Design ellipse_generator, start of the top module:
module ellipse_generator
#(
parameter  int  BITS_RES            = 12,             
parameter  int  BITS_RAD            = BITS_RES - 1,   
parameter  bit  USE_ALTERA_IP       = 0               
)
(
  input logic                        clk,               
  input logic                        reset,             
  input logic                        enable,            
  input logic                        run,               
  input logic         [1:0]          quadrant,          
  input logic                        ellipse_filled,    
  input logic  signed [BITS_RES-1:0] Xc,                
  input logic  signed [BITS_RES-1:0] Yc,                
  input logic  signed [BITS_RES-1:0] Xr,                
  input logic  signed [BITS_RES-1:0] Yr,                
  input logic                        ena_pause,         
  output logic                       busy,              
  output logic signed [BITS_RES:0]   X_coord,           
  output logic signed [BITS_RES:0]   Y_coord,           
  output logic                       pixel_data_rdy,    
  output logic                       ellipse_complete   
);
logic               draw_line ;
logic        [1:0]  quadrant_latch ;     
logic        [3:0]  sub_function ;     
logic               inv ;     
logic               draw_flat ;     
logic               filled ;     
logic signed   [BITS_RES-1:0]   x ;     
logic signed   [BITS_RES-1:0]   y ;     
logic signed   [BITS_RES-1:0]   xcr ;     
logic signed   [BITS_RES-1:0]   ycr ;     
logic signed   [BITS_RES-1:0]   xrr ;     
logic signed   [BITS_RES-1:0]   yrr ;     
logic signed   [BITS_RAD*3+1:0] p ;     
logic signed   [BITS_RAD*3+1:0] px ;     
logic signed   [BITS_RAD*3+1:0] py ;     
logic unsigned [BITS_RAD*2-1:0] rx2 ;     
logic unsigned [BITS_RAD*2-1:0] ry2 ;     
logic unsigned [BITS_RAD*1-1:0] alu_mult_a ;  
logic unsigned [BITS_RAD*2-1:0] alu_mult_b ;  
logic unsigned [BITS_RAD*3-1:0] alu_mult_y     ;  
logic               pixel_data_rdy_int ;     
logic               busy_int ;     
logic               ena_process ;     
logic               freeze ;     
     always_ff @(posedge clk) if (ena_process) alu_mult_y <= alu_mult_a * alu_mult_b ;
always_comb begin
   pixel_data_rdy = pixel_data_rdy_int && !ena_pause ;  
  ...
Size in the first run: ~4500 cells after synthesis, about 330 flip-flops, roughly 85 I/O pins.
export LEC_CHECK = 0
export CAP_MARGIN = 20
export CORE_MARGIN = 2
export CORE_UTILIZATION = 72
export CTS_CLUSTER_DIAMETER = 26
export HOLD_SLACK_MARGIN = -0.1
export MAX_ROUTING_LAYER = met4
export PLACE_DENSITY_LB_ADDON = 0.01
export SETUP_SLACK_MARGIN = 2.48
export SLEW_MARGIN = 20
export TNS_END_PERCENT = 5
create_clock -name core_clock -period 8.31 [get_ports {clk}]
run.sh (not shown) runs the stock make flow with config.mk's settings and CLKGATE_MAP_FILE=.
The baseline ran to the end with no violations.
Next try:
CTS_CLUSTER_DIAMETER = 376   (was 26)
CTS_CLUSTER_SIZE = 25   (was not set)
HOLD_SLACK_MARGIN = not set   (was -0.1)
PLACE_DENSITY_LB_ADDON = not set   (was 0.01)
SETUP_SLACK_MARGIN = -0.58   (was 2.48)
TNS_END_PERCENT = not set   (was 5)
clock period = 5.89 ns   (was 8.31 ns; I/O delays follow)
Effect: Now the flow completed, yet does not pass: setup timing; design area goes down slightly; wire length goes down by a few percent; count of clock-buffer cells in the layout goes down by 114; worst setup slack degrades by 2.0 ns; maximum frequency goes up by a few percent; first-iteration DRC count goes down by a few percent; hold slack improves by 0.022 ns; area after synthesis stays the same.


Setup of ember:
Starting RTL as in the previous note.
## ellipse_generator
module ellipse_generator
#(
parameter  int  BITS_RES            = 12,             
parameter  int  BITS_RAD            = BITS_RES - 1,   
parameter  bit  USE_ALTERA_IP       = 0               
)
(
  input logic                        clk,               
  input logic                        reset,             
  input logic                        enable,            
  input logic                        run,               
  input logic         [1:0]          quadrant,          
  input logic                        ellipse_filled,    
  input logic  signed [BITS_RES-1:0] Xc,                
  input logic  signed [BITS_RES-1:0] Yc,                
  input logic  signed [BITS_RES-1:0] Xr,                
  input logic  signed [BITS_RES-1:0] Yr,                
  input logic                        ena_pause,         
  output logic                       busy,              
  output logic signed [BITS_RES:0]   X_coord,           
  output logic signed [BITS_RES:0]   Y_coord,           
  output logic                       pixel_data_rdy,    
  output logic                       ellipse_complete   
);
logic               draw_line ;
logic        [1:0]  quadrant_latch ;     
logic        [3:0]  sub_function ;     
logic               inv ;     
logic               draw_flat ;     
logic               filled ;     
logic signed   [BITS_RES-1:0]   x ;     
logic signed   [BITS_RES-1:0]   y ;     
logic signed   [BITS_RES-1:0]   xcr ;     
logic signed   [BITS_RES-1:0]   ycr ;     
logic signed   [BITS_RES-1:0]   xrr ;     
logic signed   [BITS_RES-1:0]   yrr ;     
logic signed   [BITS_RAD*3+1:0] p ;     
logic signed   [BITS_RAD*3+1:0] px ;     
logic signed   [BITS_RAD*3+1:0] py ;     
logic unsigned [BITS_RAD*2-1:0] rx2 ;     
logic unsigned [BITS_RAD*2-1:0] ry2 ;     
logic unsigned [BITS_RAD*1-1:0] alu_mult_a ;  
logic unsigned [BITS_RAD*2-1:0] alu_mult_b ;  
logic unsigned [BITS_RAD*3-1:0] alu_mult_y     ;  
logic               pixel_data_rdy_int ;     
logic               busy_int ;     
logic               ena_process ;     
logic               freeze ;     
     always_ff @(posedge clk) if (ena_process) alu_mult_y <= alu_mult_a * alu_mult_b ;
always_comb begin
   pixel_data_rdy = pixel_data_rdy_int && !ena_pause ;  
   busy           = busy_int || run ;                   
  ...
export LEC_CHECK = 0
export CAP_MARGIN = 20
export CORE_MARGIN = 2
export CORE_UTILIZATION = 70
export CTS_CLUSTER_SIZE = 25
export MAX_ROUTING_LAYER = met4
export SLEW_MARGIN = 20
create_clock -name core_clock -period 5.89 [get_ports {clk}]
ember finished every stage; the final checks, however, were not passed, the failures being setup timing.
[inputs] tundra vs ember
Settings: an added CTS_CLUSTER_DIAMETER of 51; a change of CORE_UTILIZATION from 70 to 66; a deleted CTS_CLUSTER_SIZE that had been 25; an added TNS_END_PERCENT of 5; a change of the clock period (ns, I/O delays scaled along) from 5.89 to 7.5.
[summary]
- ember → tundra: sequential portion of the cell area higher; global-route usage fell by 4.2 points.
- tundra: all stages complete, timing, DRC and antenna checks passed
- For tundra, the critical path endpoint was p[34]$_DFFE_PP0P_, unlike ember, where it was p[33]$_DFFE_PP0P_.
> inputs changed (tundra -> yarrow)
Settings: a change of CORE_UTILIZATION from 66 to 57; a deleted CTS_CLUSTER_DIAMETER that had been 51; a deleted MAX_ROUTING_LAYER that had been met4; a deleted TNS_END_PERCENT that had been 5; a change of the clock period (ns, I/O delays scaled along) from 7.5 to 6.26.
==> comparison <==
- STATUS run=yarrow STAGES=ALL_DONE FINAL_CHECKS=FAILED CAUSE=setup timing
- On area taken by flip-flops and latches, yarrow and tundra are basically level.
- [compare] base=tundra new=yarrow: via density per instance now sits lower.
- Core utilization (lower): yarrow
- yarrow vs tundra — minimum clock period dropped 0.30 ns.
- Route | yarrow vs tundra | wire longer in yarrow
- In the tables for yarrow and tundra, design area reads lower with tundra.
- yarrow vs tundra, flip-flop and latch share of the layout cell area went down by 1.5 points.
